==> flow/design.v <==
module cpu #(  
	parameter ADDR_W = 12,
	parameter INST_W = 32,
	parameter DATA_W = 11
)(
    input                   i_clk,
    input                   i_rst_n,
    input                   i_i_valid_inst,  
    input  [ INST_W-1 : 0 ] i_i_inst,        
    input                   i_d_valid_data,  
    input  [ DATA_W-1 : 0 ] i_d_data,        
    output                  o_i_valid_addr,  
    output [ ADDR_W-1 : 0 ] o_i_addr,        
    output [ DATA_W-1 : 0 ] o_d_w_data,      
    output [ ADDR_W-1 : 0 ] o_d_w_addr,      
    output [ ADDR_W-1 : 0 ] o_d_r_addr,      
    output                  o_d_MemRead,     
    output                  o_d_MemWrite,    
    output                  o_finish
);
localparam ALU_ADD = 3'd0, ALU_SUB = 3'd1, ALU_XOR = 3'd2, ALU_OR = 3'd3,
           ALU_AND = 3'd4, ALU_SLL = 3'd5, ALU_SRL = 3'd6;
integer i;
reg  [ADDR_W-1:0] pc_r;
reg               o_i_valid_addr_r;
reg               branch_r;           
reg               stall_r;            
reg  [INST_W-1:0] hold_inst_r;
reg               done_r, done2_r, o_finish_r;
reg               rd_write_id_r, mem_read_id_r, mem_write_id_r, alu_src_id_r;
reg  [2:0]        alu_ctr_r;
reg  [4:0]        rs1_id_r, rs2_id_r, rd_id_r;
reg  [DATA_W-1:0] rs1_value_r, rs2_value_r;
reg  [ADDR_W-1:0] imm_r;
reg               rd_write_ex_r, mem_read_ex_r;
reg  [4:0]        rd_ex_r;
reg  [DATA_W-1:0] alu_out_r;
reg  [ADDR_W-1:0] o_d_addr_r;
reg  [DATA_W-1:0] o_d_data_r;
reg               o_d_MemRead_r, o_d_MemWrite_r;
reg               rd_write_mem_r, mem_read_mem_r;
reg  [4:0]        rd_mem_r;
reg  [DATA_W-1:0] alu_out_mem_r;
reg  [DATA_W-1:0] reg_file_r [1:31];
assign o_i_valid_addr = o_i_valid_addr_r;
assign o_i_addr       = pc_r;
assign o_d_w_addr     = o_d_addr_r;
assign o_d_r_addr     = o_d_addr_r;
assign o_d_w_data     = o_d_data_r;
assign o_d_MemRead    = o_d_MemRead_r;
assign o_d_MemWrite   = o_d_MemWrite_r;
assign o_finish       = o_finish_r;
wire [DATA_W-1:0] write_back_data = mem_read_mem_r ? i_d_data : alu_out_mem_r;
wire [INST_W-1:0] inst     = stall_r ? hold_inst_r : i_i_inst;
wire              id_valid = (stall_r | (i_i_valid_inst & ~branch_r)) & ~done_r;
wire [6:0] opcode = inst[6:0];
wire [4:0] rd     = inst[11:7];
wire [2:0] func_3 = inst[14:12];
wire [4:0] rs1    = inst[19:15];
wire [4:0] rs2    = inst[24:20];
wire [6:0] func_7 = inst[31:25];
wire [ADDR_W-1:0] imm_i = inst[31:20];
wire [ADDR_W-1:0] imm_s = {inst[31:25], inst[11:7]};
wire [ADDR_W-1:0] bta   = {inst[7], inst[30:25], inst[11:8], 1'b0};
wire op_ld  = (opcode == 7'b0000011);
wire op_sd  = (opcode == 7'b0100011);
wire op_br  = (opcode == 7'b1100011) && (func_3[2:1] == 2'b00);
wire op_imm = (opcode == 7'b0010011) && (func_3 != 3'b010) && (func_3 != 3'b011);
wire op_r   = (opcode == 7'b0110011) &&
              ((func_7 == 7'b0100000) ||
               ((func_7 == 7'b0000000) && (func_3 != 3'b001) && (func_3 != 3'b010) &&
                (func_3 != 3'b011) && (func_3 != 3'b101)));
wire op_eof = &inst;
wire use_rs1 = op_ld | op_sd | op_br | op_imm | op_r;
wire use_rs2 = op_sd | op_br | op_r;
wire wr_rd   = (op_ld | op_imm | op_r) && (rd != 5'd0);
reg [2:0] alu_ctr_w;
always @(*) begin
    alu_ctr_w = ALU_ADD;
    if (op_r && func_7[5]) alu_ctr_w = ALU_SUB;
    else if (op_r || op_imm) begin
        case (func_3)
            3'b100:  alu_ctr_w = ALU_XOR;
            3'b110:  alu_ctr_w = ALU_OR;
            3'b111:  alu_ctr_w = ALU_AND;
            3'b001:  alu_ctr_w = ALU_SLL;
            3'b101:  alu_ctr_w = ALU_SRL;
            default: alu_ctr_w = ALU_ADD;
        endcase
    end
end
reg [DATA_W-1:0] rs1_value, rs2_value;
always @(*) begin
    if (rs1 == 5'd0)                               rs1_value = 0;
    else if (rd_write_ex_r && !mem_read_ex_r && rd_ex_r == rs1) rs1_value = alu_out_r;
    else if (rd_write_mem_r && rd_mem_r == rs1)    rs1_value = write_back_data;
    else                                           rs1_value = reg_file_r[rs1];
    if (rs2 == 5'd0)                               rs2_value = 0;
    else if (rd_write_ex_r && !mem_read_ex_r && rd_ex_r == rs2) rs2_value = alu_out_r;
    else if (rd_write_mem_r && rd_mem_r == rs2)    rs2_value = write_back_data;
    else                                           rs2_value = reg_file_r[rs2];
end
wire hit_id1  = use_rs1 && (rs1 != 5'd0) && (rs1 == rd_id_r);
wire hit_id2  = use_rs2 && (rs2 != 5'd0) && (rs2 == rd_id_r);
wire hit_ex1  = use_rs1 && (rs1 != 5'd0) && (rs1 == rd_ex_r);
wire hit_ex2  = use_rs2 && (rs2 != 5'd0) && (rs2 == rd_ex_r);
wire stall_w  = id_valid && (
                  (rd_write_id_r && mem_read_id_r && (hit_id1 || hit_id2)) ||       
                  (op_br && rd_write_id_r && (hit_id1 || hit_id2)) ||               
                  (op_br && rd_write_ex_r && mem_read_ex_r && (hit_ex1 || hit_ex2)));  
wire issue    = id_valid && !stall_w;
wire br_taken = issue && op_br && ((rs1_value == rs2_value) ^ func_3[0]);
wire [ADDR_W-1:0] id_pc = pc_r - 4;
reg [DATA_W-1:0] alu_in_1, alu_in_2;
always @(*) begin
    if (rd_write_ex_r && rd_ex_r == rs1_id_r)         alu_in_1 = alu_out_r;
    else if (rd_write_mem_r && rd_mem_r == rs1_id_r)  alu_in_1 = write_back_data;
    else                                              alu_in_1 = rs1_value_r;
    if (rd_write_ex_r && rd_ex_r == rs2_id_r)         alu_in_2 = alu_out_r;
    else if (rd_write_mem_r && rd_mem_r == rs2_id_r)  alu_in_2 = write_back_data;
    else                                              alu_in_2 = rs2_value_r;
end
wire [ADDR_W-1:0] opb  = alu_src_id_r ? imm_r : {alu_in_2[DATA_W-1], alu_in_2};
wire [ADDR_W-1:0] sum  = {alu_in_1[DATA_W-1], alu_in_1} + opb;
reg  [DATA_W-1:0] alu_out_w;
always @(*) begin
    case (alu_ctr_r)
        ALU_SUB: alu_out_w = alu_in_1 - alu_in_2;
        ALU_XOR: alu_out_w = alu_in_1 ^ opb[DATA_W-1:0];
        ALU_OR:  alu_out_w = alu_in_1 | opb[DATA_W-1:0];
        ALU_AND: alu_out_w = alu_in_1 & opb[DATA_W-1:0];
        ALU_SLL: alu_out_w = alu_in_1 << opb[4:0];
        ALU_SRL: alu_out_w = alu_in_1 >> opb[4:0];
        default: alu_out_w = sum[DATA_W-1:0];
    endcase
end
always @(posedge i_clk or negedge i_rst_n) begin
    if (~i_rst_n) begin
        pc_r             <= 0;
        o_i_valid_addr_r <= 0;
        branch_r         <= 0;
        stall_r          <= 0;
        hold_inst_r      <= 0;
        done_r           <= 0;
        done2_r          <= 0;
        o_finish_r       <= 0;
        rd_write_id_r    <= 0;
        mem_read_id_r    <= 0;
        mem_write_id_r   <= 0;
        alu_src_id_r     <= 0;
        alu_ctr_r        <= 0;
        rs1_id_r         <= 0;
        rs2_id_r         <= 0;
        rd_id_r          <= 0;
        rs1_value_r      <= 0;
        rs2_value_r      <= 0;
        imm_r            <= 0;
        rd_write_ex_r    <= 0;
        mem_read_ex_r    <= 0;
        rd_ex_r          <= 0;
        alu_out_r        <= 0;
        o_d_addr_r       <= 0;
        o_d_data_r       <= 0;
        o_d_MemRead_r    <= 0;
        o_d_MemWrite_r   <= 0;
        rd_write_mem_r   <= 0;
        mem_read_mem_r   <= 0;
        rd_mem_r         <= 0;
        alu_out_mem_r    <= 0;
        for (i = 1; i < 32; i = i + 1)
            reg_file_r[i] <= 0;
    end else begin
        o_i_valid_addr_r <= 1'b1;
        if (br_taken)
            pc_r <= id_pc + bta;
        else if (o_i_valid_addr_r && !stall_w)
            pc_r <= pc_r + 4;
        branch_r    <= br_taken;
        stall_r     <= stall_w;
        hold_inst_r <= inst;
        if (issue && op_eof) done_r <= 1'b1;
        done2_r    <= done_r;
        o_finish_r <= done2_r;
        rd_write_id_r  <= issue && wr_rd;
        mem_read_id_r  <= issue && op_ld;
        mem_write_id_r <= issue && op_sd;
        alu_src_id_r   <= !op_r;
        alu_ctr_r      <= alu_ctr_w;
        rs1_id_r       <= use_rs1 ? rs1 : 5'd0;
        rs2_id_r       <= use_rs2 ? rs2 : 5'd0;
        rd_id_r        <= wr_rd ? rd : 5'd0;
        rs1_value_r    <= rs1_value;
        rs2_value_r    <= rs2_value;
        imm_r          <= op_sd ? imm_s : imm_i;
        rd_write_ex_r  <= rd_write_id_r;
        mem_read_ex_r  <= mem_read_id_r;
        rd_ex_r        <= rd_id_r;
        alu_out_r      <= alu_out_w;
        o_d_addr_r     <= sum;
        o_d_data_r     <= alu_in_2;
        o_d_MemRead_r  <= mem_read_id_r;
        o_d_MemWrite_r <= mem_write_id_r;
        rd_write_mem_r <= rd_write_ex_r;
        mem_read_mem_r <= mem_read_ex_r;
        rd_mem_r       <= rd_ex_r;
        alu_out_mem_r  <= alu_out_r;
        if (rd_write_mem_r)
            reg_file_r[rd_mem_r] <= write_back_data;
    end
end
endmodule
==> flow/run.sh <==
#!/bin/bash
# the make line also repeats each setting of config.mk as NAME=value (left out here)
make -C /OpenROAD-flow-scripts/flow DESIGN_CONFIG=/design/flow/config.mk WORK_HOME=/design/flow/orfs CLKGATE_MAP_FILE= finish
==> flow/config.mk <==
export PLATFORM = sky130hd
export DESIGN_NAME = cpu
export DESIGN_NICKNAME = cpu
export VERILOG_FILES = /design/flow/design.v
export SDC_FILE = /design/flow/constraint.sdc
export NUM_CORES = 4
export LEC_CHECK = 0
export CAP_MARGIN = 20
export CORE_MARGIN = 2
export CORE_UTILIZATION = 72
export CTS_CLUSTER_DIAMETER = 280
export CTS_CLUSTER_SIZE = 99
export PLACE_DENSITY = 0.42
export SLEW_MARGIN = 20
==> flow/constraint.sdc <==
create_clock -name core_clock -period 4.34 [get_ports {i_clk}]
set_input_delay 0.8680 -clock core_clock [delete_from_list [all_inputs] [get_ports {i_clk}]]
set_output_delay 0.8680 -clock core_clock [all_outputs]
set_load 0.01 [all_outputs]
==> reports/qor.txt, run 1 <==
IO Pins = 98
Register share after synthesis = 43.9%
Share of the synthesized area in the top cell type = 43.9%
Synthesized area = 0.0286 sq mm
XORs/XNORs by Area = 2.99%
Post-synth EDFFs = 0
Leading cell type by number of instances after synthesis = dfrtp_1
Post-synth mux share = 4.06%
Unique cell types = 105
Error message = [ERROR GRT-0232] Routing congestion too high. Check the congestion heatmap in the GUI.
Synth Flop Type = dfrtp_1
I/O Buffers = 95
Die width = 203 microns
H-tree levels = 1
Syn Area/Cell = 8.93 sq um
Dpl cells = 4102
GP Congestion = 1.43
FFs w/ async S/R, synth = 100%
Post-synth net total = 3309
Core area = 0.0395 sq mm
Total CTS buffers = 9
Die Y = 203 microns
Top cells by area = dfrtp_1, a21oi_1, nand2_1
Failing step = global routing
Top logic family = AND-OR/OR-AND gates
Clk sinks = 502
Gr usage total = 84.5%
Yosys stat area = 0.0286 sq mm
DP HPWL = 91600 microns
Gr ovfl total = 312
Placement row count = 73
Synthesized instance count = 3206
Warnings from Yosys = 2
Yosys simple share = 16.9%
Status = stopped before the end
Ranking of synthesized cells by instance count = dfrtp_1, nand2_1, nor2_1
Root buffer cell = clkbuf_16
Area leader, netlist = dfrtp_1
Ys flops = 502
Maximum buffer depth of the clock tree = 3
Core Util at FP = 72.6%
Adders+Majority by Area = 2.53%
Chip area = 0.0414 sq mm
Aoi share = 24.1%
Yosys cell count = 3206
[metrics by stage]
stage | cell area [sq um] | power, W | hold WS, ps | setup slack (ps) | TNS [ps]
floorplan | 28700 | 0.00735 | 331 | 15.5 | 0
global placement | 33700 | 0.00908 | 346 | -1150 | -13620
detailed placement | 33700 | 0.00926 | 337 | -1200 | -15550
CTS | 34800 | 0.0111 | 243 | -254 | -2200
[per-layer routing]
layer | global-route usage (%) | overflow
met5 | 54.2 | 6
met4 | 80.8 | 114
met3 | 75.1 | 47
met2 | 96.1 | 109
met1 | 84.8 | 36
[repair_timing]
| action | in CTS |
|---|---|
| endpoints found under the setup margin | 21 |
| buffers inserted | 31 |
| pin swaps | 36 |
| hold buffers | 0 |
| cloned | 5 |
| resized | 124 |
==> run 2, diff against run 1 <==
- CORE_UTILIZATION: 72 -> 40
- CTS_CLUSTER_DIAMETER: 280 -> default
- CTS_CLUSTER_SIZE: 99 -> default
- PLACE_DENSITY: 0.42 -> default
- clock period: 4.34 -> 4.31 ns (I/O delays scaled with it)
==> reports/qor.txt, run 2 <==
Top cell by count, worst path = buf_12
Post-layout period usage = 107%
Largest net degree at the start of global routing = 110
Final Hold Viols = 0
Post-synth EDFFs = 0
Initial antenna violation count = 2
Maximum buffer depth of the clock tree = 3
R2R cell count = 16
Setup WS post-layout = -308 ps
Worst Setup End Kind = flip-flop
Adders+Majority by Area = 2.53%
IO Pins = 98
Post-Route Skew = 27.9 ps
Detailed-route wire length per cell = 31.6 microns
Ranking of synthesized cells by instance count = dfrtp_1, nand2_1, nor2_1
Area Growth Syn to Fin = 37.3%
Gr ovfl total = 0
Antenna viol nets, final = 0
Gr usage total = 40.3%
CP Class = flip-flop to flip-flop
Fill cells = 6448
DR DRC count = 0
Pint = 0.0101 W
Post-synth net total = 3309
Root buffer cell = clkbuf_16
Area leader, netlist = dfrtp_1
Worst setup endpoint = pc_r[1]
Yosys cell count = 3206
Crit-path cells = buf_12, buf_12, nor3b_1, a22o_1, buf_12, a22oi_2, o211ai_1, nor4_1, and3_2, o22ai_1, nor2_1, o2111ai_2, nor3_4, buf_12, mux2i_4, mux2_4
Final worst path period need = 4620 ps
H-tree levels = 2
Clock group = 0.00518 W
XORs/XNORs by Area = 2.99%
Share of the synthesized area in the top cell type = 43.9%
Seq group = 0.00526 W
Syn Area/Cell = 8.93 sq um
Hold Path Class = input port to async pin
FFs w/ async S/R, synth = 100%
Core Util at FP = 40.2%
First-pass GRT wire length = 214000 microns
Crit-path max cell delay = 500 ps
Vias in the first global route = 28965
Max Fclk = 0.217 GHz
Largest power group = sequential cells
Vias per inst = 6.22
Static Leak = 16.8 nW
Synthesized instance count = 3206
Sw Pwr = 0.00511 W
Unique cell types = 105
I/O Buffers = 95
Top logic family = AND-OR/OR-AND gates
Worst path depth = 16
Core area = 0.0712 sq mm
Drt first-iter violations = 4189
CP Launch Point = stall_r
GP Congestion = 1.06
Final cell count without fillers = 4800
Critical Path RT = 4840 ps
CP max-delay cell = dfrtp_4
Die width = 272 microns
Aoi share = 24.1%
Chip area = 0.0738 sq mm
Gate power share = 31.2%
Flop2flop setup slack = -310 ps
Synthesized area = 0.0286 sq mm
Switching share of power = 33.7%
DP HPWL = 112000 microns
Comb. pwr = 0.00474 W
Hold slack = 308 ps
Post-synth mux share = 4.06%
Yosys simple share = 16.9%
Warnings from Yosys = 2
Clock-pin slew on the worst setup and hold paths = 60 ps
CTS tree = yes
Clk pwr share = 34.1%
Crit path DAT = 5150 ps
Initial DRT Pass Iterations = 7
Ys flops = 502
Vias after detailed routing = 29835
Worst Path Buf+Inv = 4
Rel. slew slack = 26.5%
CP Max Fanout = 12
Worst IR drop on VDD = 377 uV
Unrepaired setup endpoints after global routing = yes
Top cells by area = dfrtp_1, a21oi_1, nand2_1
# setup viols final = 13
Die Y = 272 microns
CP top delay family = simple AND/OR/NAND/NOR gates
Tool warnings = 45
Total CTS buffers = 57
Setup tns final = -2580 ps
Placement row count = 98
Worst r2r src = stall_r
Dpl cells = 4625
Slew Viols, Final = 0
Worst setup SP type = flip-flop
Worst-margin pin slew = 1100 ps
Final WL = 152000 microns
Leading cell type by number of instances after synthesis = dfrtp_1
Share of power burned in registers = 34.6%
Status = complete, but fails checks
Yosys stat area = 0.0286 sq mm
Skew-Pair Late Insertion Delay = 650 ps
Max cap viols = 0
Post-CTS Hold Fix Bufs = 0
Clk sinks = 502
Register share after synthesis = 43.9%
Layout Check Fails = setup timing
Synth Flop Type = dfrtp_1
Nets@finish = 3907
Crit Reg-Reg Endpoint = pc_r[1]
Pwr dens = 386 mW/mm^2
[run 2: per-layer routing]
layer | GRT usage (%) | routed length (microns)
met5 | 0 | 0
met4 | 26.3 | 12300
met3 | 9.18 | 15000
met2 | 61.8 | 65800
met1 | 51.3 | 58400
[run 2: layout make-up]
class / instances / area (sq um) / share of cell area (%)
sequential: 502 / 12600 / 32.0
tap: 950 / 1190 / 3.02
clock inverter: 22 / 358 / 0.910
clock buffer: 81 / 1630 / 4.14
timing repair buffer: 787 / 7420 / 18.9
multi-input combinational: 2337 / 15700 / 40.0
inverter: 119 / 449 / 1.14
antenna: 2 / 5.00 / 0.0127
[run 2: what timing repair did]
item / in CTS / in global routing
gates cloned: 5 / 1
buffers inserted: 30 / 39
gates resized: 126 / 140
pin swaps: 36 / 72
hold endpoints to repair: 0 / 0
endpoints found under the setup margin: 22 / 19
[run 2: through the flow]
stage	util, %	instance area, sq um	power (W)	setup WS (ps)
4_1_cts	53.8	38300	0.0150	-198
6_report	55.2	39300	0.0152	-308
5_1_grt	55.2	39300	0.0157	-393
3_5_place_dp	49.8	35500	0.00969	-1380
2_1_floorplan	-	28700	0.00741	-14.5
3_3_place_gp	49.8	35500	0.00968	-1470
==> run 3, diff against run 2 <==
- ABC_AREA: default -> 1
- CAP_MARGIN: 20 -> 35
- CORE_UTILIZATION: 40 -> 72
- CTS_CLUSTER_SIZE: default -> 17
- clock period: 4.31 -> 7.0 ns (I/O delays scaled with it)
==> reports/qor.txt, run 3 <==
Status = timing/DRC/antenna clean
Register area = 0.0126 sq mm
Die width = 208 microns
Detailed-route wire length per cell = 23.9 microns
Comb. pwr = 0.00223 W
Placement row count = 74
N_diodes = 0
Ranking of synthesized cells by instance count = nand2_1, dfrtp_1, nand3_1
I/O Buffers = 95
Gr usage total = 52.8%
CTS tree = yes
CP Launch Point = rd_mem_r[2]
Vias after detailed routing = 32618
Pint = 0.00544 W
Post-synth mux share = 0.200%
Yosys simple share = 36.0%
Area Growth Syn to Fin = 9.95%
Tool warnings = 47
Clk pwr share = 35.5%
Yosys cell count = 4299
Synthesized instance count = 4299
Top logic family = simple AND/OR/NAND/NOR gates
Clock-pin slew on the worst setup and hold paths = 60 ps
Slew Viols, Final = 0
Unique cell types = 53
Worst r2r src = rd_mem_r[2]
Total CTS buffers = 53
IO Pins = 98
Area leader, netlist = dfrtp_1
Fill cells = 2710
Clock group = 0.00297 W
Flop2flop setup slack = 1110 ps
Dpl cell area = 0.0311 sq mm
Core area = 0.0410 sq mm
Leading cell type by number of instances after synthesis = nand2_1
Post-Route Skew = 39.8 ps
Vias per inst = 6.73
First-pass GRT wire length = 175000 microns
Synthesized area = 0.0300 sq mm
Hold Path Class = flip-flop to flip-flop
Worst path depth = 26
Worst-margin pin slew = 1060 ps
Final WL = 116000 microns
Seq group = 0.00318 W
Maximum buffer depth of the clock tree = 3
H-tree levels = 2
Worst setup endpoint = o_d_addr_r[11]
Aoi share = 11.0%
Syn Area/Cell = 6.98 sq um
Skew-Pair Late Insertion Delay = 650 ps
Initial antenna violation count = 1
XORs/XNORs by Area = 1.31%
Post-CTS setup buffers = 0
DP HPWL = 74800 microns
Yosys stat area = 0.0300 sq mm
Initial DRT Pass Iterations = 10
Nets@finish = 4376
CP max-delay cell = dfrtp_1
Post-CTS Hold Fix Bufs = 0
Max cap viols = 0
Ys flops = 502
Static Leak = 17.3 nW
Max Fclk = 0.170 GHz
Vias in the first global route = 30694
Post_cts resized = 0
Core Util at FP = 73.2%
FFs w/ async S/R, synth = 100%
Gr ovfl total = 0
Power Total = 0.00838 W
Critical Path RT = 7490 ps
Final worst path period need = 5890 ps
Worst Path Buf+Inv = 5
Worst setup SP type = flip-flop
Post-synth EDFFs = 0
Worst IR drop on VDD = 310 uV
Adders+Majority by Area = 2.41%
Gate power share = 26.6%
Gate Area = 0.0154 sq mm
Top cells by area = dfrtp_1, nand2_1, nand3_1
Crit path DAT = 6380 ps
Die Y = 208 microns
Final Hold Viols = 0
Post-layout period usage = 84.1%
Root buffer cell = clkbuf_16
Pwr dens = 254 mW/mm^2
Largest power group = sequential cells
Register share after synthesis = 41.8%
Warnings from Yosys = 2
Crit Reg-Reg Endpoint = o_d_addr_r[11]
Crit-path max cell delay = 650 ps
Share of power burned in registers = 37.9%
Largest net degree at the start of global routing = 141
Worst Setup End Kind = flip-flop
Setup tns final = 0 ps
Post-synth net total = 4402
Cell area after layout = 0.0330 sq mm
GP Congestion = 1.08
Chip area = 0.0433 sq mm
Switching share of power = 35.1%
WHS Endpoint = o_finish_r
Synth Flop Type = dfrtp_1
Antenna viol nets, final = 0
Unrepaired setup endpoints after global routing = no
Clk sinks = 502
CP Class = flip-flop to flip-flop
R2R cell count = 26
Cells on Worst Hold Path = 0
Share of the synthesized area in the top cell type = 41.8%
Rel. slew slack = 29.2%
DR DRC count = 0
HP Start = done2_r
Drt first-iter violations = 6233
CP top delay family = AND-OR/OR-AND gates
# setup viols final = 0
CP Max Fanout = 29
Sw Pwr = 0.00294 W
[run 3: routing by layer]
layer | vias up | wire (microns) | track usage (%)
met5 | - | 11 | 0
met4 | 2 | 11400 | 41.8
met3 | 912 | 17500 | 17.5
met2 | 3175 | 48600 | 78.1
met1 | 14767 | 38300 | 63.8
li1 | 13762 | - | -
[run 3: through the flow]
| step | worst slack [ps] | hold slack [ps] | utilization, % | instances |
|---|---|---|---|---|
| after floorplan | 2620 | 331 | - | 4299 |
| after global placement | 1230 | 336 | 75.5 | 4733 |
| after detailed placement | 1100 | 345 | 75.7 | 4739 |
| after CTS | 1350 | 360 | 80.1 | 4834 |
| after global routing | 712 | 364 | 80.5 | 4845 |
| final | 1110 | 358 | 80.5 | 4845 |
[run 3: area by class of cell]
cell class / count / share of cell area, %
Timing Repair Buffer: 157 / 4.86
Clock inverter: 17 / 0.698
Tap cell: 532 / 2.02
Sequential cell: 502 / 38.1
Inverter: 258 / 2.93
Multi-Input combinational cell: 3301 / 46.7
Clock buffer: 78 / 4.70
==> run 4, diff against run 3 <==
- ABC_AREA: 1 -> default
- CAP_MARGIN: 35 -> 40
- CELL_PAD_IN_SITES_DETAIL_PLACEMENT: default -> 1
- CELL_PAD_IN_SITES_GLOBAL_PLACEMENT: default -> 1
- CORE_UTILIZATION: 72 -> 40
- CTS_CLUSTER_DIAMETER: default -> 162
- CTS_CLUSTER_SIZE: 17 -> 98
- GPL_ROUTABILITY_DRIVEN: default -> 0
- GPL_TIMING_DRIVEN: default -> 0
- MIN_ROUTING_LAYER: default -> met2
- SETUP_SLACK_MARGIN: default -> -0.73
- TNS_END_PERCENT: default -> 45
- clock period: 7.0 -> 10.0 ns (I/O delays scaled with it)
==> reports/qor.txt, run 4 <==
Leading cell type by number of instances after synthesis = dfrtp_1
Yosys stat area = 0.0286 sq mm
Area leader, netlist = dfrtp_1
Post-CTS setup buffers = 0
Ranking of synthesized cells by instance count = dfrtp_1, nand2_1, nor2_1
Post-CTS Hold Fix Bufs = 0
Total CTS buffers = 12
Yosys cell count = 3206
Aoi share = 24.1%
H-tree levels = 1
Post-synth net total = 3309
Failing step = global routing
Maximum buffer depth of the clock tree = 3
Status = stopped before the end
Syn Area/Cell = 8.93 sq um
Core Util at FP = 40.2%
FFs w/ async S/R, synth = 100%
Core area = 0.0712 sq mm
Warnings from Yosys = 2
Adders+Majority by Area = 2.53%
Synth Flop Type = dfrtp_1
Post-synth mux share = 4.06%
I/O Buffers = 95
Post_cts resized = 0
Register share after synthesis = 43.9%
Post-synth EDFFs = 0
Top cells by area = dfrtp_1, a21oi_1, nand2_1
Clk sinks = 502
Error message = [ERROR GRT-0116] Global routing finished with congestion. Check the congestion regions in the DRC Viewer.
Ys flops = 502
XORs/XNORs by Area = 2.99%
DP HPWL = 129000 microns
IO Pins = 98
Die Y = 272 microns
Gr usage total = 85.5%
Gr ovfl total = 2385
Chip area = 0.0738 sq mm
Top logic family = AND-OR/OR-AND gates
Synthesized instance count = 3206
Synthesized area = 0.0286 sq mm
Die width = 272 microns
Root buffer cell = clkbuf_16
Share of the synthesized area in the top cell type = 43.9%
Yosys simple share = 16.9%
Unique cell types = 105
Placement row count = 98
run 4: metal layers:
layer / GRT overflow / track usage, %
met5: 161 / 78.4
met4: 184 / 59.6
met3: 1666 / 101
met2: 374 / 86.5
met1: - / -
run 4: through the flow:
stage	hold slack, ps	cells	utilization [%]	setup slack, ps	instance area, sq um
detailed placement	348	4303	44.1	1890	31400
CTS	383	4323	44.7	2550	31900
global placement	341	4251	43.2	-15430	30800
floorplan	331	3206	-	4200	28600
==> run 5, diff against run 4 <==
- CAP_MARGIN: 40 -> 20
- CELL_PAD_IN_SITES_DETAIL_PLACEMENT: 1 -> default
- CELL_PAD_IN_SITES_GLOBAL_PLACEMENT: 1 -> default
- CTS_CLUSTER_DIAMETER: 162 -> default
- CTS_CLUSTER_SIZE: 98 -> default
- GPL_ROUTABILITY_DRIVEN: 0 -> default
- GPL_TIMING_DRIVEN: 0 -> default
- MIN_ROUTING_LAYER: met2 -> default
- SETUP_SLACK_MARGIN: -0.73 -> default
- TNS_END_PERCENT: 45 -> default
==> reports/qor.txt, run 5 <==
Worst path depth = 14
Adders+Majority by Area = 2.53%
Vias after detailed routing = 27269
Synth Flop Type = dfrtp_1
Largest net degree at the start of global routing = 148
First-pass GRT wire length = 181000 microns
Util after Layout = 46.0%
Leading cell type by number of instances after synthesis = dfrtp_1
CP top delay family = simple AND/OR/NAND/NOR gates
Drt first-iter violations = 4696
Post_cts resized = 0
Post-layout period usage = 75.5%
IO Pins = 98
Flop2flop setup slack = 3590 ps
Unrepaired setup endpoints after global routing = no
FFs w/ async S/R, synth = 100%
I/O Buffers = 95
Clock-pin slew on the worst setup and hold paths = 60 ps
Synthesized instance count = 3206
Die width = 272 microns
Worst setup endpoint = pc_r[1]
Cell area after layout = 0.0327 sq mm
Vias in the first global route = 25325
Unique cell types = 105
Top logic family = AND-OR/OR-AND gates
Detailed-route wire length per cell = 29.9 microns
Max cap viols = 0
Worst-margin pin slew = 1360 ps
Seq group = 0.00226 W
Max Fclk = 0.132 GHz
Tool warnings = 45
Slew Viols, Final = 0
Worst IR drop on VDD = 168 uV
Chip area = 0.0738 sq mm
Nets@finish = 3321
Syn Area/Cell = 8.93 sq um
Dpl cells = 4104
Cells on Worst Hold Path = 0
XORs/XNORs by Area = 2.99%
Status = timing/DRC/antenna clean
Post-synth EDFFs = 0
Post-synth net total = 3309
Crit-path cells = clkdlybuf4s50_1, and3b_1, or2_1, buf_4, a22oi_1, o22ai_1, or4_1, nor4_1, a2111oi_2, xnor2_1, nand4_1, nor3_4, mux2i_2, mux2_2
HP Start = mem_write_id_r
Critical Path RT = 10510 ps
Yosys simple share = 16.9%
Area Growth Syn to Fin = 14.3%
DP HPWL = 84600 microns
Crit Reg-Reg Endpoint = pc_r[1]
Rel. slew slack = 9.50%
Initial DRT Pass Iterations = 9
CTS tree = yes
Warnings from Yosys = 2
Initial antenna violation count = 6
Pwr dens = 184 mW/mm^2
Dpl cell area = 0.0307 sq mm
Worst Setup End Kind = flip-flop
Placement row count = 98
Gr usage total = 33.5%
Final cell count without fillers = 4219
CP Class = input port to flip-flop
Area leader, netlist = dfrtp_1
Switching share of power = 33.7%
Post-CTS setup buffers = 0
Ys flops = 502
Clock group = 0.00215 W
Clk pwr share = 35.6%
DR DRC count = 0
Largest power group = sequential cells
Post-synth mux share = 4.06%
Crit-path max cell delay = 1040 ps
Die Y = 272 microns
Vias per inst = 6.46
Final WL = 126000 microns
Clk sinks = 502
Ranking of synthesized cells by instance count = dfrtp_1, nand2_1, nor2_1
Pint = 0.00401 W
Crit path DAT = 8060 ps
# setup viols final = 0
Static Leak = 13.3 nW
Core Util at FP = 40.2%
Skew-Pair Late Insertion Delay = 650 ps
Share of the synthesized area in the top cell type = 43.9%
Yosys cell count = 3206
H-tree levels = 2
Gr ovfl total = 0
Synthesized area = 0.0286 sq mm
CP Max Fanout = 14
CP max-delay cell = nor4_1
Final worst path period need = 7550 ps
Worst setup SP type = input port
R2R cell count = 13
Post-CTS Hold Fix Bufs = 0
Sw Pwr = 0.00203 W
Yosys stat area = 0.0286 sq mm
Hold Path Class = flip-flop to flip-flop
Maximum buffer depth of the clock tree = 3
Post-Route Skew = 42.3 ps
Total CTS buffers = 57
Worst r2r src = stall_r
Register share after synthesis = 43.9%
Root buffer cell = clkbuf_16
Core area = 0.0712 sq mm
Worst Path Buf+Inv = 2
Top cells by area = dfrtp_1, a21oi_1, nand2_1
Aoi share = 24.1%
WHS Endpoint = o_d_MemWrite_r
CP Launch Point = i_i_inst[18]
Final Hold Viols = 0
Gate power share = 27.0%
Share of power burned in registers = 37.5%
GP Congestion = 1.05
Antenna viol nets, final = 0
Comb. pwr = 0.00163 W
Setup tns final = 0 ps
## run 5: through the flow
step | power (W) | hold slack, ps | setup slack [ps]
2_1_floorplan | 0.00319 | 331 | 4200
3_3_place_gp | 0.00381 | 333 | 2180
3_5_place_dp | 0.00381 | 336 | 2180
4_1_cts | 0.00595 | 350 | 2840
5_1_grt | 0.00625 | 361 | 2490
6_report | 0.00604 | 347 | 2450
## run 5: final cells by class
type                       count  area, sq um
clock buffer                  80         1620
antenna                        3         7.51
timing repair buffer         202         1870
sequential                   502        12600
fill                        6943        38500
inverter                     119          447
clock inverter                27          280
tap                          950         1190
multi-input combinational   2336        14800
## run 5: per-layer routing
layer  global-route usage, %  wire length, microns  vias to the layer above  share of wire [%]
met5                    1.09                   143                        -               0.11
met4                    21.7                 10400                        6                8.2
met3                    11.1                 16000                      598                 13
met2                    48.5                 51800                     1965                 41
met1                    42.7                 48100                    13039                 38
li1                        -                     -                    11661                  -
==> run 6, diff against run 5 <==
- SETUP_SLACK_MARGIN: default -> 1.77
- clock period: 10.0 -> 7.66 ns (I/O delays scaled with it)
==> reports/qor.txt, run 6 <==
Die Y = 272 microns
Post-synth EDFFs = 0
Pwr dens = 240 mW/mm^2
Crit-path cells = clkdlybuf4s50_1, or4_1, nand2_2, nand2_1, buf_4, o21ai_0, or4_1, nor4_1, buf_4, o22ai_1, xor2_1, nand4_1, nor3_4, buf_12, mux2_2, or3_1, nand4_1
Static Leak = 13.5 nW
Vias after detailed routing = 27284
Post-synth mux share = 4.06%
Max Fclk = 0.171 GHz
Hold slack = 354 ps
Max cap viols = 0
Total CTS buffers = 57
Core area = 0.0712 sq mm
Worst setup endpoint = pc_r[11]
Comb. pwr = 0.00211 W
Yosys stat area = 0.0286 sq mm
Nets@finish = 3357
Post-layout period usage = 76.5%
Largest power group = sequential cells
Power Total = 0.00796 W
Initial DRT Pass Iterations = 10
Synth Flop Type = dfrtp_1
Setup tns final = 0 ps
Unrepaired setup endpoints after global routing = yes
Status = timing/DRC/antenna clean
H-tree levels = 2
Chip area = 0.0738 sq mm
Post-synth net total = 3309
Root buffer cell = clkbuf_16
Final worst path period need = 5860 ps
Slew Viols, Final = 0
Area Growth Syn to Fin = 15.8%
Warnings from Yosys = 2
Clock group = 0.00289 W
# setup viols final = 0
Switching share of power = 33.4%
Cells on Worst Hold Path = 0
Worst-margin pin slew = 1200 ps
Flop2flop setup slack = 2110 ps
First-pass GRT wire length = 184000 microns
Seq group = 0.00295 W
Worst setup SP type = input port
Rel. slew slack = 19.6%
Ys flops = 502
Initial antenna violation count = 5
Critical Path RT = 8230 ps
Worst Setup End Kind = flip-flop
Synthesized instance count = 3206
Gr usage total = 34.3%
Core Util at FP = 40.2%
Unique cell types = 105
Leading cell type by number of instances after synthesis = dfrtp_1
Final cell count without fillers = 4252
Dpl cells = 4141
Final Hold Viols = 0
CP Max Fanout = 12
Share of the synthesized area in the top cell type = 43.9%
Final WL = 129000 microns
Crit path DAT = 6430 ps
Gr ovfl total = 0
CP Class = input port to flip-flop
Post-CTS Hold Fix Bufs = 0
WHS Endpoint = o_finish_r
Clk sinks = 502
CP max-delay cell = clkdlybuf4s50_1
Worst path depth = 17
Clock-pin slew on the worst setup and hold paths = 60 ps
Share of power burned in registers = 37.1%
GP Congestion = 1.05
CP top delay family = simple AND/OR/NAND/NOR gates
Gate power share = 26.6%
Maximum buffer depth of the clock tree = 3
Fill cells = 6900
Syn Area/Cell = 8.93 sq um
I/O Buffers = 95
DP HPWL = 87200 microns
HP Start = done2_r
Die width = 272 microns
Skew-Pair Late Insertion Delay = 640 ps
Vias per inst = 6.42
Yosys simple share = 16.9%
Yosys cell count = 3206
Top cells by area = dfrtp_1, a21oi_1, nand2_1
Hold Path Class = flip-flop to flip-flop
CP Launch Point = i_i_inst[24]
Clk pwr share = 36.4%
Ranking of synthesized cells by instance count = dfrtp_1, nand2_1, nor2_1
Placement row count = 98
Detailed-route wire length per cell = 30.2 microns
Vias in the first global route = 25742
Tool warnings = 47
Register share after synthesis = 43.9%
R2R cell count = 17
Top logic family = AND-OR/OR-AND gates
Pint = 0.00530 W
Synthesized area = 0.0286 sq mm
Adders+Majority by Area = 2.53%
Worst IR drop on VDD = 164 uV
CTS tree = yes
Crit Reg-Reg Endpoint = pc_r[11]
Worst Path Buf+Inv = 4
IO Pins = 98
FFs w/ async S/R, synth = 100%
Aoi share = 24.1%
Crit-path max cell delay = 860 ps
Drt first-iter violations = 4663
Worst r2r src = stall_r
Antenna viol nets, final = 0
DR DRC count = 0
Largest net degree at the start of global routing = 126
Post-Route Skew = 36.0 ps
Area leader, netlist = dfrtp_1
Util after Layout = 46.5%
XORs/XNORs by Area = 2.99%
Sw Pwr = 0.00266 W
-- run 6: through the flow --
stage | setup WS (ps) | instance area, sq um
6_report | 1800 | 33200
5_1_grt | 1730 | 33100
4_1_cts | 1770 | 33000
3_5_place_dp | 996 | 31000
3_3_place_gp | 1070 | 31000
2_1_floorplan | 2330 | 28600
-- run 6: what timing repair did --
action	CTS	global route
endpoints found under the setup margin	10	13
gates resized	4	24
pin swaps	0	1
buffers inserted	0	2
-- run 6: area by class of cell --
| class | count | area, sq um | area share (%) |
|---|---|---|---|
| Antenna cell | 5 | 12.5 | 0.0377 |
| Clock buffer | 78 | 1660 | 5.00 |
| Inverter | 119 | 447 | 1.35 |
| Sequential cell | 502 | 12600 | 37.9 |
| Timing Repair Buffer | 238 | 2180 | 6.57 |
| Tap cell | 950 | 1190 | 3.59 |
| Multi-Input combinational cell | 2336 | 14800 | 44.6 |
| Clock inverter | 24 | 299 | 0.902 |
-- run 6: layer usage --
layer / global-route usage, % / wire [microns] / vias to the layer above
li1: - / - / 11741
met1: 43.8 / 49100 / 13008
met2: 49.6 / 53300 / 1938
met3: 11.1 / 15900 / 595
met4: 22.4 / 10300 / 2
met5: 0 / 13 / -
==> run 7, diff against run 6 <==
- CELL_PAD_IN_SITES_GLOBAL_PLACEMENT: default -> 2
- CORE_MARGIN: 2 -> 3
- CORE_UTILIZATION: 40 -> 57
- CTS_CLUSTER_SIZE: default -> 31
- MAX_ROUTING_LAYER: default -> met4
- MIN_ROUTING_LAYER: default -> met2
- PLACE_DENSITY_LB_ADDON: default -> 0.06
- SETUP_SLACK_MARGIN: 1.77 -> -0.2
- clock period: 7.66 -> 7.18 ns (I/O delays scaled with it)
==> reports/qor.txt, run 7 <==
Post-synth mux share = 4.06%
Yosys stat area = 0.0286 sq mm
Top logic family = AND-OR/OR-AND gates
Status = stopped before the end
Placement row count = 81
Ranking of synthesized cells by instance count = dfrtp_1, nand2_1, nor2_1
Share of the synthesized area in the top cell type = 43.9%
Yosys simple share = 16.9%
Adders+Majority by Area = 2.53%
Area leader, netlist = dfrtp_1
Top cells by area = dfrtp_1, a21oi_1, nand2_1
Leading cell type by number of instances after synthesis = dfrtp_1
Core Util at FP = 58.1%
Chip area = 0.0530 sq mm
Die width = 230 microns
Failing step = global placement without I/O
Synthesized instance count = 3206
Ys flops = 502
FFs w/ async S/R, synth = 100%
Core area = 0.0493 sq mm
Syn Area/Cell = 8.93 sq um
Register share after synthesis = 43.9%
XORs/XNORs by Area = 2.99%
Post-synth EDFFs = 0
Yosys cell count = 3206
Error message = [ERROR FLW-0024] Place density exceeds 1.0 (current PLACE_DENSITY_LB_ADDON =  0.06). Please check if the value of  PLACE_DENSITY_LB_ADDON is between 0 and 0.99.
Post-synth net total = 3309
Unique cell types = 105
Warnings from Yosys = 2
Aoi share = 24.1%
Synthesized area = 0.0286 sq mm
Die Y = 230 microns
Synth Flop Type = dfrtp_1
==> run 8, diff against run 7 <==
- CELL_PAD_IN_SITES_GLOBAL_PLACEMENT: 2 -> default
- CORE_MARGIN: 3 -> 2
- CORE_UTILIZATION: 57 -> 72
- CTS_CLUSTER_DIAMETER: default -> 399
- CTS_CLUSTER_SIZE: 31 -> 10
- MAX_ROUTING_LAYER: met4 -> default
- MIN_ROUTING_LAYER: met2 -> default
- PLACE_DENSITY_LB_ADDON: 0.06 -> 0.08
- SETUP_SLACK_MARGIN: -0.2 -> 1.09
- clock period: 7.18 -> 3.71 ns (I/O delays scaled with it)
==> reports/qor.txt, run 8 <==
Synthesized area = 0.0286 sq mm
Status = stopped before the end
Ys flops = 502
IO Pins = 98
Placement row count = 73
Top cells by area = dfrtp_1, a21oi_1, nand2_1
Synthesized instance count = 3206
Share of the synthesized area in the top cell type = 43.9%
Area leader, netlist = dfrtp_1
Dpl cells = 4199
Dpl ws = -1570 ps
GP Congestion = 1.44
Chip area = 0.0414 sq mm
Die Y = 203 microns
Yosys stat area = 0.0286 sq mm
Aoi share = 24.1%
Yosys cell count = 3206
Error message = [ERROR DPL-0033] detailed placement checks failed during check placement.
Adders+Majority by Area = 2.53%
Top logic family = AND-OR/OR-AND gates
Post-synth net total = 3309
Failing step = clock tree synthesis
Register share after synthesis = 43.9%
Post-synth mux share = 4.06%
Synth Flop Type = dfrtp_1
Warnings from Yosys = 2
Core Util at FP = 72.6%
DP HPWL = 94900 microns
Leading cell type by number of instances after synthesis = dfrtp_1
Die width = 203 microns
FFs w/ async S/R, synth = 100%
Yosys simple share = 16.9%
Ranking of synthesized cells by instance count = dfrtp_1, nand2_1, nor2_1
Syn Area/Cell = 8.93 sq um
Core area = 0.0395 sq mm
XORs/XNORs by Area = 2.99%
Post-synth EDFFs = 0
Unique cell types = 105
I/O Buffers = 95
-- run 8: through the flow --
| step | util (%) | area [sq um] |
|---|---|---|
| after detailed placement | 87.6 | 34600 |
| after global placement | 87.6 | 34600 |
| after floorplan | - | 29100 |
==> run 9, diff against run 8 <==
- ABC_AREA: default -> 1
- CAP_MARGIN: 20 -> 35
- CTS_CLUSTER_DIAMETER: 399 -> default
- CTS_CLUSTER_SIZE: 10 -> 89
- PLACE_DENSITY: default -> 0.42
- PLACE_DENSITY_LB_ADDON: 0.08 -> default
- SETUP_SLACK_MARGIN: 1.09 -> default
- clock period: 3.71 -> 6.06 ns (I/O delays scaled with it)
==> reports/qor.txt, run 9 <==
Pwr dens = 289 mW/mm^2
Synthesized area = 0.0300 sq mm
Aoi share = 11.0%
Worst setup endpoint = pc_r[6]
Placement row count = 74
Switching share of power = 34.3%
Post-Route Skew = 19.0 ps
GP Congestion = 1.09
Flop2flop setup slack = 820 ps
Vias per inst = 6.55
Yosys stat area = 0.0300 sq mm
Crit Reg-Reg Endpoint = alu_out_r[10]
Area leader, netlist = dfrtp_1
Synthesized instance count = 4299
Yosys simple share = 36.0%
Syn Area/Cell = 6.98 sq um
Nets@finish = 4406
Warnings from Yosys = 2
Static Leak = 17.5 nW
Vias after detailed routing = 31950
Final WL = 111000 microns
Util after Layout = 81.1%
Antenna viol nets, final = 0
Core Util at FP = 73.2%
CP max-delay cell = clkdlybuf4s50_1
R2R cell count = 25
Post-synth mux share = 0.200%
Worst setup SP type = input port
Hold Path Class = flip-flop to flip-flop
Leading cell type by number of instances after synthesis = nand2_1
Initial antenna violation count = 1
Gate power share = 25.8%
Fill cells = 2830
Yosys cell count = 4299
I/O Buffers = 95
Post-CTS setup buffers = 0
Worst Setup End Kind = flip-flop
Gr usage total = 51.0%
Worst r2r src = rd_mem_r[2]
Synth Flop Type = dfrtp_1
Clock group = 0.00348 W
CP Max Fanout = 17
Core area = 0.0410 sq mm
Top cells by area = dfrtp_1, nand2_1, nand3_1
Register area = 0.0126 sq mm
Post-synth EDFFs = 0
Crit-path max cell delay = 510 ps
Maximum buffer depth of the clock tree = 3
FFs w/ async S/R, synth = 100%
DP HPWL = 73100 microns
HP Start = mem_write_id_r
Setup tns final = 0 ps
Post-synth net total = 4402
Worst path depth = 25
IO Pins = 98
Max cap viols = 0
First-pass GRT wire length = 170000 microns
Clk pwr share = 36.1%
Area Growth Syn to Fin = 10.9%
Post-CTS Hold Fix Bufs = 0
Dpl ws = 568 ps
Root buffer cell = clkbuf_16
Crit path DAT = 5780 ps
Vias in the first global route = 30273
Critical Path RT = 6590 ps
Adders+Majority by Area = 2.41%
CP Class = input port to flip-flop
Detailed-route wire length per cell = 22.7 microns
Post_cts resized = 0
Unique cell types = 53
Largest power group = sequential cells
Hold slack = 362 ps
Seq group = 0.00367 W
Share of the synthesized area in the top cell type = 41.8%
Top logic family = simple AND/OR/NAND/NOR gates
DR DRC count = 0
Setup WS post-layout = 803 ps
Cell area after layout = 0.0333 sq mm
Sw Pwr = 0.00330 W
Die width = 208 microns
Status = timing/DRC/antenna clean
Clk sinks = 502
Gr ovfl total = 0
Chip area = 0.0433 sq mm
Final Hold Viols = 0
Pint = 0.00632 W
CP top delay family = simple AND/OR/NAND/NOR gates
Worst IR drop on VDD = 340 uV
CTS tree = yes
Unrepaired setup endpoints after global routing = no
Rel. slew slack = 35.5%
Post-layout period usage = 86.7%
CP Launch Point = i_i_inst[22]
Clock-pin slew on the worst setup and hold paths = 60 ps
# setup viols final = 0
Comb. pwr = 0.00248 W
Worst-margin pin slew = 965 ps
Tool warnings = 50
XORs/XNORs by Area = 1.31%
Largest net degree at the start of global routing = 158
Die Y = 208 microns
Top cell by count, worst path = nand2_1
Register share after synthesis = 41.8%
H-tree levels = 2
Ranking of synthesized cells by instance count = nand2_1, dfrtp_1, nand3_1
Ys flops = 502
Worst Path Buf+Inv = 5
Dpl cell area = 0.0313 sq mm
Share of power burned in registers = 38.1%
Gate Area = 0.0154 sq mm
Total CTS buffers = 53
Drt first-iter violations = 5636
Initial DRT Pass Iterations = 8
Skew-Pair Late Insertion Delay = 640 ps
Cells on Worst Hold Path = 0
Final worst path period need = 5260 ps
Slew Viols, Final = 0
WHS Endpoint = o_d_MemWrite_r
Max Fclk = 0.190 GHz
run 9: per-stage QoR:
| stage | instances | total power [W] |
|---|---|---|
| 2_1_floorplan | 4299 | 0.00503 |
| 3_3_place_gp | 4766 | 0.00598 |
| 3_5_place_dp | 4771 | 0.00604 |
| 4_1_cts | 4869 | 0.00947 |
| 5_1_grt | 4878 | 0.00987 |
| 6_report | 4879 | 0.00962 |
run 9: routing by layer:
| metal | share of wire [%] | wire (microns) | track usage [%] |
|---|---|---|---|
| met4 | 9.1 | 10000 | 38.6 |
| met5 | 0 | 0 | 0 |
| met1 | 34 | 37800 | 62.3 |
| met3 | 15 | 16500 | 17.2 |
| met2 | 42 | 46500 | 75.2 |
run 9: area by class of cell:
class                      count  share of cell area (%)
antenna                        1                 0.00752
clock buffer                  80                    4.93
clock inverter                18                   0.632
inverter                     258                    2.91
multi-input combinational   3301                    46.3
sequential                   502                    37.7
tap                          532                    2.00
timing repair buffer         187                    5.47
==> run 10, diff against run 9 <==
- ABC_AREA: 1 -> default
- CAP_MARGIN: 35 -> 20
- CORE_UTILIZATION: 72 -> 30
- CTS_CLUSTER_SIZE: 89 -> default
- PLACE_DENSITY: 0.42 -> default
- clock period: 6.06 -> 7.66 ns (I/O delays scaled with it)
==> reports/qor.txt, run 10 <==
Status = timing/DRC/antenna clean
Gr ovfl total = 0
Max cap viols = 0
Critical Path RT = 8230 ps
Unrepaired setup endpoints after global routing = no
CP top delay family = simple AND/OR/NAND/NOR gates
Syn Area/Cell = 8.93 sq um
CP Launch Point = i_i_inst[19]
Largest power group = sequential cells
Aoi share = 24.1%
Hold slack = 353 ps
Pint = 0.00523 W
Rel. slew slack = 14.2%
Switching share of power = 34.0%
Dpl cells = 4451
Skew-Pair Late Insertion Delay = 650 ps
Post-CTS setup buffers = 0
Adders+Majority by Area = 2.53%
Total CTS buffers = 55
Static Leak = 13.4 nW
WHS Endpoint = o_finish_r
Worst-margin pin slew = 1280 ps
DR DRC count = 0
Largest net degree at the start of global routing = 150
Synthesized instance count = 3206
Seq group = 0.00296 W
GP Congestion = 1.01
Yosys cell count = 3206
Worst r2r src = stall_r
Die Y = 313 microns
Crit-path max cell delay = 740 ps
Clk pwr share = 35.8%
XORs/XNORs by Area = 2.99%
Slew Viols, Final = 0
Ranking of synthesized cells by instance count = dfrtp_1, nand2_1, nor2_1
Area leader, netlist = dfrtp_1
Yosys simple share = 16.9%
CP Max Fanout = 14
Register share after synthesis = 43.9%
Top cells by area = dfrtp_1, a21oi_1, nand2_1
Worst setup SP type = input port
Post-synth net total = 3309
Worst setup endpoint = pc_r[11]
Post-Route Skew = 25.1 ps
Maximum buffer depth of the clock tree = 3
IO Pins = 98
Post-synth EDFFs = 0
Gate power share = 26.8%
Cells on Worst Hold Path = 0
Antenna viol nets, final = 0
Pwr dens = 238 mW/mm^2
Final Hold Viols = 0
Die width = 313 microns
Final WL = 130000 microns
Chip area = 0.0979 sq mm
Util after Layout = 35.1%
Post_cts resized = 0
Vias after detailed routing = 27451
Setup tns final = 0 ps
Comb. pwr = 0.00212 W
Gr usage total = 25.9%
Post-layout period usage = 83.5%
Core Util at FP = 30.2%
Area Growth Syn to Fin = 16.3%
Clk sinks = 502
First-pass GRT wire length = 185000 microns
Post-CTS Hold Fix Bufs = 0
Leading cell type by number of instances after synthesis = dfrtp_1
Vias in the first global route = 25809
Core area = 0.0949 sq mm
Crit Reg-Reg Endpoint = pc_r[11]
Hold Path Class = flip-flop to flip-flop
Root buffer cell = clkbuf_16
Worst path depth = 15
Vias per inst = 6.03
Sw Pwr = 0.00269 W
FFs w/ async S/R, synth = 100%
Placement row count = 113
CP Class = input port to flip-flop
Detailed-route wire length per cell = 28.5 microns
Ys flops = 502
Top logic family = AND-OR/OR-AND gates
HP Start = done2_r
Crit path DAT = 6970 ps
CTS tree = yes
Synthesized area = 0.0286 sq mm
Final cell count without fillers = 4556
DP HPWL = 88400 microns
Unique cell types = 105
Share of power burned in registers = 37.4%
Flop2flop setup slack = 1980 ps
Synth Flop Type = dfrtp_1
Setup WS post-layout = 1270 ps
Initial antenna violation count = 7
Crit-path cells = clkdlybuf4s50_1, nor4bb_1, nor2_1, nor2_1, a32o_1, or3_1, nor4_1, nor4_1, xnor2_1, o2111ai_1, nor3_4, buf_12, mux2_2, or3_1, nand4_1
Worst Setup End Kind = flip-flop
Clock-pin slew on the worst setup and hold paths = 60 ps
CP max-delay cell = clkdlybuf4s50_1
Nets@finish = 3347
Yosys stat area = 0.0286 sq mm
Final worst path period need = 6390 ps
Worst IR drop on VDD = 173 uV
R2R cell count = 14
H-tree levels = 2
I/O Buffers = 95
Share of the synthesized area in the top cell type = 43.9%
Post-synth mux share = 4.06%
Warnings from Yosys = 2
Worst Path Buf+Inv = 2
Dpl ws = 855 ps
Initial DRT Pass Iterations = 7
# setup viols final = 0
Tool warnings = 45
Max Fclk = 0.156 GHz
Clock group = 0.00284 W
Drt first-iter violations = 4187
## run 10: final cells by class
cell class / instances / area (sq um)
antenna: 5 / 12.5
sequential: 502 / 12600
inverter: 119 / 447
clock inverter: 28 / 369
clock buffer: 71 / 1520
multi-input combinational: 2336 / 14700
tap: 1265 / 1580
fill: 9686 / 61600
timing repair buffer: 230 / 2060
## run 10: per-stage QoR
stage,total power [W],cell area (sq um)
finish,0.00792,33300
global route,0.00822,33300
CTS,0.00788,33300
detailed placement,0.00504,31400
global placement,0.00503,31400
floorplan,0.00416,28600
## run 10: per-layer routing
metal	vias up	GRT usage (%)	wire length, microns
li1	11724	-	-
met1	13228	33.4	50800
met2	1985	37.9	54000
met3	508	9.26	16800
met4	6	13.7	8300
met5	-	0	45
==> run 11, diff against run 10 <==
- ABC_AREA: default -> 1
- CELL_PAD_IN_SITES_GLOBAL_PLACEMENT: default -> 3
- CORE_ASPECT_RATIO: default -> 0.56
- CORE_UTILIZATION: 30 -> 36
- PLACE_DENSITY: default -> 0.48
- SETUP_SLACK_MARGIN: default -> 1.51
- TNS_END_PERCENT: default -> 35
- clock period: 7.66 -> 7.68 ns (I/O delays scaled with it)
==> reports/qor.txt, run 11 <==
Area leader, netlist = dfrtp_1
Top cells by area = dfrtp_1, nand2_1, nand3_1
HP Start = mem_write_id_r
Yosys cell count = 4299
Pwr dens = 238 mW/mm^2
WHS Endpoint = o_d_MemWrite_r
Power Total = 0.00813 W
Critical Path RT = 8270 ps
Top logic family = simple AND/OR/NAND/NOR gates
Unrepaired setup endpoints after global routing = no
Final worst path period need = 5690 ps
Util after Layout = 41.3%
Unique cell types = 53
Syn Area/Cell = 6.98 sq um
Rel. slew slack = 18.7%
Worst setup endpoint = pc_r[5]
DP HPWL = 98900 microns
Core Util at FP = 36.2%
Comb. pwr = 0.00205 W
Final Hold Viols = 0
I/O Buffers = 95
Vias in the first global route = 26865
Worst path depth = 27
Post-layout period usage = 74.0%
R2R cell count = 24
Top cell by count, worst path = nand2_1
FFs w/ async S/R, synth = 100%
Post-synth net total = 4402
Hold slack = 351 ps
N_diodes = 0
Fill cells = 8814
DR DRC count = 0
Worst setup SP type = input port
Clock group = 0.00319 W
Synth Flop Type = dfrtp_1
Worst IR drop on VDD = 217 uV
Core area = 0.0828 sq mm
Detailed-route wire length per cell = 24.8 microns
Share of the synthesized area in the top cell type = 41.8%
Clk pwr share = 39.2%
Crit path DAT = 6270 ps
Chip area = 0.0858 sq mm
Ys flops = 502
Largest net degree at the start of global routing = 140
Seq group = 0.00289 W
Synthesized instance count = 4299
Max Fclk = 0.176 GHz
CP max-delay cell = nor2_4
Worst Setup End Kind = flip-flop
# setup viols final = 0
Drt first-iter violations = 3772
Placement row count = 79
Slew Viols, Final = 0
Post-Route Skew = 27.4 ps
Worst Path Buf+Inv = 5
Register area = 0.0126 sq mm
GP Congestion = 0.987
Crit Reg-Reg Endpoint = alu_out_r[9]
Final WL = 135000 microns
First-pass GRT wire length = 195000 microns
Post-synth mux share = 0.200%
Hold Path Class = flip-flop to flip-flop
Cells on Worst Hold Path = 0
Yosys simple share = 36.0%
Gate power share = 25.2%
Total CTS buffers = 55
Initial antenna violation count = 4
Die Y = 220 microns
Antenna viol nets, final = 0
CP Launch Point = i_i_inst[16]
Warnings from Yosys = 2
Max cap viols = 0
Status = timing/DRC/antenna clean
CP Class = input port to flip-flop
Tool warnings = 43
IO Pins = 98
Gr usage total = 31.3%
Worst-margin pin slew = 1220 ps
Gate Area = 0.0155 sq mm
Setup tns final = 0 ps
H-tree levels = 2
CP top delay family = simple AND/OR/NAND/NOR gates
CP Max Fanout = 18
Largest power group = clock
Yosys stat area = 0.0300 sq mm
Post-synth EDFFs = 0
Worst r2r src = rd_ex_r[1]
Maximum buffer depth of the clock tree = 3
Clk sinks = 502
Register share after synthesis = 41.8%
Pint = 0.00531 W
Static Leak = 17.6 nW
Leading cell type by number of instances after synthesis = nand2_1
Share of power burned in registers = 35.6%
Ranking of synthesized cells by instance count = nand2_1, dfrtp_1, nand3_1
Clock-pin slew on the worst setup and hold paths = 60 ps
Area Growth Syn to Fin = 13.9%
Initial DRT Pass Iterations = 5
Vias after detailed routing = 29489
Adders+Majority by Area = 2.41%
XORs/XNORs by Area = 1.31%
Synthesized area = 0.0300 sq mm
Vias per inst = 5.42
Sw Pwr = 0.00282 W
Root buffer cell = clkbuf_16
Gr ovfl total = 0
Aoi share = 11.0%
Crit-path max cell delay = 710 ps
Die width = 390 microns
CTS tree = yes
Switching share of power = 34.7%
Flop2flop setup slack = 2020 ps
Skew-Pair Late Insertion Delay = 650 ps
Nets@finish = 4406
[run 11: area by class of cell]
cell class / count / share of cell area (%)
tap: 1093 / 4.00
timing repair buffer: 185 / 4.96
clock inverter: 38 / 1.80
sequential: 502 / 36.8
inverter: 258 / 2.84
clock buffer: 66 / 4.36
multi-input combinational: 3301 / 45.3
[run 11: stage by stage]
stage / std cells / instance area, sq um / setup WS (ps)
2_1_floorplan: 4299 / 30000 / 3160
3_3_place_gp: 5337 / 32000 / 1360
3_5_place_dp: 5337 / 32000 / 1300
4_1_cts: 5443 / 34200 / 1850
5_1_grt: 5443 / 34200 / 1730
6_report: 5443 / 34200 / 1990
[run 11: metal layers]
layer  part of all wire, %  GRT usage (%)
met3                    10           7.98
met5                     0              0
met2                    35           38.4
met4                   1.5           5.37
met1                    53           52.6
[run 11: what timing repair did]
action | CTS | global route
gates resized | 1 | 1
setup buffers | 2 | 0
hold buffers | 0 | 0
endpoints found under the setup margin | 1 | 1
==> run 12, diff against run 11 <==
- ABC_AREA: 1 -> 0
- CAP_MARGIN: 20 -> 5
- CELL_PAD_IN_SITES_DETAIL_PLACEMENT: default -> 2
- CELL_PAD_IN_SITES_GLOBAL_PLACEMENT: 3 -> 2
- CORE_ASPECT_RATIO: 0.56 -> default
- CORE_MARGIN: 2 -> 8
- CORE_UTILIZATION: 36 -> 29
- CTS_CLUSTER_DIAMETER: default -> 73
- GPL_ROUTABILITY_DRIVEN: default -> 0
- GPL_TIMING_DRIVEN: default -> 1
- MAX_ROUTING_LAYER: default -> met4
- MIN_ROUTING_LAYER: default -> met2
- PLACE_DENSITY: 0.48 -> default
- PLACE_DENSITY_LB_ADDON: default -> 0.22
- SETUP_SLACK_MARGIN: 1.51 -> default
- TNS_END_PERCENT: 35 -> default
- clock period: 7.68 -> 4.77 ns (I/O delays scaled with it)
==> reports/qor.txt, run 12 <==
Area leader, netlist = dfrtp_1
Yosys stat area = 0.0286 sq mm
Die Y = 330 microns
Core Util at FP = 29.2%
Ys flops = 502
Die width = 330 microns
Total CTS buffers = 67
IO Pins = 98
Status = stopped before the end
XORs/XNORs by Area = 2.99%
Ranking of synthesized cells by instance count = dfrtp_1, nand2_1, nor2_1
Aoi share = 24.1%
Core area = 0.0981 sq mm
DP HPWL = 124000 microns
Share of the synthesized area in the top cell type = 43.9%
Gr usage total = 57.6%
FFs w/ async S/R, synth = 100%
Yosys simple share = 16.9%
Gr ovfl total = 9
Clk sinks = 502
Leading cell type by number of instances after synthesis = dfrtp_1
Error message = [ERROR GRT-0116] Global routing finished with congestion. Check the congestion regions in the DRC Viewer.
Top cells by area = dfrtp_1, a21oi_1, nand2_1
Maximum buffer depth of the clock tree = 3
Unique cell types = 105
Chip area = 0.109 sq mm
Root buffer cell = clkbuf_16
Dpl ws = -1210 ps
Post-synth net total = 3309
Register share after synthesis = 43.9%
Post-synth EDFFs = 0
Synthesized instance count = 3206
Top logic family = AND-OR/OR-AND gates
Synthesized area = 0.0286 sq mm
Yosys cell count = 3206
Synth Flop Type = dfrtp_1
H-tree levels = 3
Syn Area/Cell = 8.93 sq um
Adders+Majority by Area = 2.53%
Failing step = global routing
Post-synth mux share = 4.06%
I/O Buffers = 95
Warnings from Yosys = 2
Placement row count = 115
[run 12: timing repair]
action / CTS
buffers inserted: 5
pin swaps: 7
setup endpoints to repair: 15
gates resized: 61
hold buffers: 0
[run 12: layer usage]
metal	GRT usage [%]	overflow
met1	-	-
met2	60.8	2
met3	66.1	4
met4	37.2	3
met5	-	-
[run 12: through the flow]
| step | util, % | cell area, sq um | cells | setup TNS, ps | power (W) |
|---|---|---|---|---|---|
| after floorplan | - | 28600 | 3206 | 0 | 0.00669 |
| after detailed placement | 35.5 | 34900 | 4866 | -14010 | 0.00881 |
| after global placement | 35.5 | 34900 | 4866 | -13980 | 0.00865 |
| after CTS | 38.1 | 37400 | 4987 | -33.1 | 0.0142 |
==> run 13, diff against run 12 <==
- ABC_AREA: 0 -> 1
- CAP_MARGIN: 5 -> 20
- CELL_PAD_IN_SITES_DETAIL_PLACEMENT: 2 -> default
- CELL_PAD_IN_SITES_GLOBAL_PLACEMENT: 2 -> default
- CORE_ASPECT_RATIO: default -> 0.5
- CORE_MARGIN: 8 -> 2
- CORE_UTILIZATION: 29 -> 72
- CTS_CLUSTER_DIAMETER: 73 -> 352
- CTS_CLUSTER_SIZE: default -> 99
- GPL_ROUTABILITY_DRIVEN: 0 -> default
- GPL_TIMING_DRIVEN: 1 -> default
- MAX_ROUTING_LAYER: met4 -> default
- MIN_ROUTING_LAYER: met2 -> default
- PLACE_DENSITY: default -> 0.37
- PLACE_DENSITY_LB_ADDON: 0.22 -> default
- SETUP_SLACK_MARGIN: default -> 1.04
- clock period: 4.77 -> 4.41 ns (I/O delays scaled with it)
==> reports/qor.txt, run 13 <==
Die Y = 148 microns
Core area = 0.0408 sq mm
Chip area = 0.0434 sq mm
Synth Flop Type = dfrtp_1
Placement row count = 52
Post-CTS Hold Fix Bufs = 0
Ys flops = 502
Maximum buffer depth of the clock tree = 3
Dpl cells = 4986
Yosys stat area = 0.0300 sq mm
Yosys cell count = 4299
IO Pins = 98
Unique cell types = 53
FFs w/ async S/R, synth = 100%
Area leader, netlist = dfrtp_1
XORs/XNORs by Area = 1.31%
Syn Area/Cell = 6.98 sq um
Clk sinks = 502
Gr usage total = 89.2%
Synthesized instance count = 4299
Top logic family = simple AND/OR/NAND/NOR gates
I/O Buffers = 95
Post-synth mux share = 0.200%
Total CTS buffers = 9
Post-synth net total = 4402
Share of the synthesized area in the top cell type = 41.8%
Ranking of synthesized cells by instance count = nand2_1, dfrtp_1, nand3_1
Warnings from Yosys = 2
Synthesized area = 0.0300 sq mm
H-tree levels = 1
Yosys simple share = 36.0%
Status = stopped before the end
Core Util at FP = 73.6%
Top cells by area = dfrtp_1, nand2_1, nand3_1
Adders+Majority by Area = 2.41%
Failing step = global routing
Gr ovfl total = 695
Dpl ws = -372 ps
Post-synth EDFFs = 0
DP HPWL = 78200 microns
Error message = [ERROR GRT-0232] Routing congestion too high. Check the congestion heatmap in the GUI.
Leading cell type by number of instances after synthesis = nand2_1
Aoi share = 11.0%
GP Congestion = 1.19
Die width = 293 microns
Root buffer cell = clkbuf_16
Register share after synthesis = 41.8%
run 13: repair_timing:
action                                  CTS
endpoints found under the hold margin     0
pin swaps                               126
gates resized                           388
buffers inserted                        110
cloned                                    6
endpoints found under the setup margin   30
run 13: routing by layer:
metal,overflow,track usage [%]
met1,78,87.7
met2,296,99.1
met3,83,80.2
met4,214,90.5
met5,24,73.8
run 13: metrics by stage:
stage	TNS, ps	hold slack, ps	power, W	area (sq um)	utilization, %
after floorplan	0	331	0.00698	30200	-
after global placement	-3160	351	0.00844	33500	82.0
after detailed placement	-3630	357	0.00857	33500	82.0
after CTS	0	287	0.0106	36000	88.4
Power and IR drop assume default switching activity.
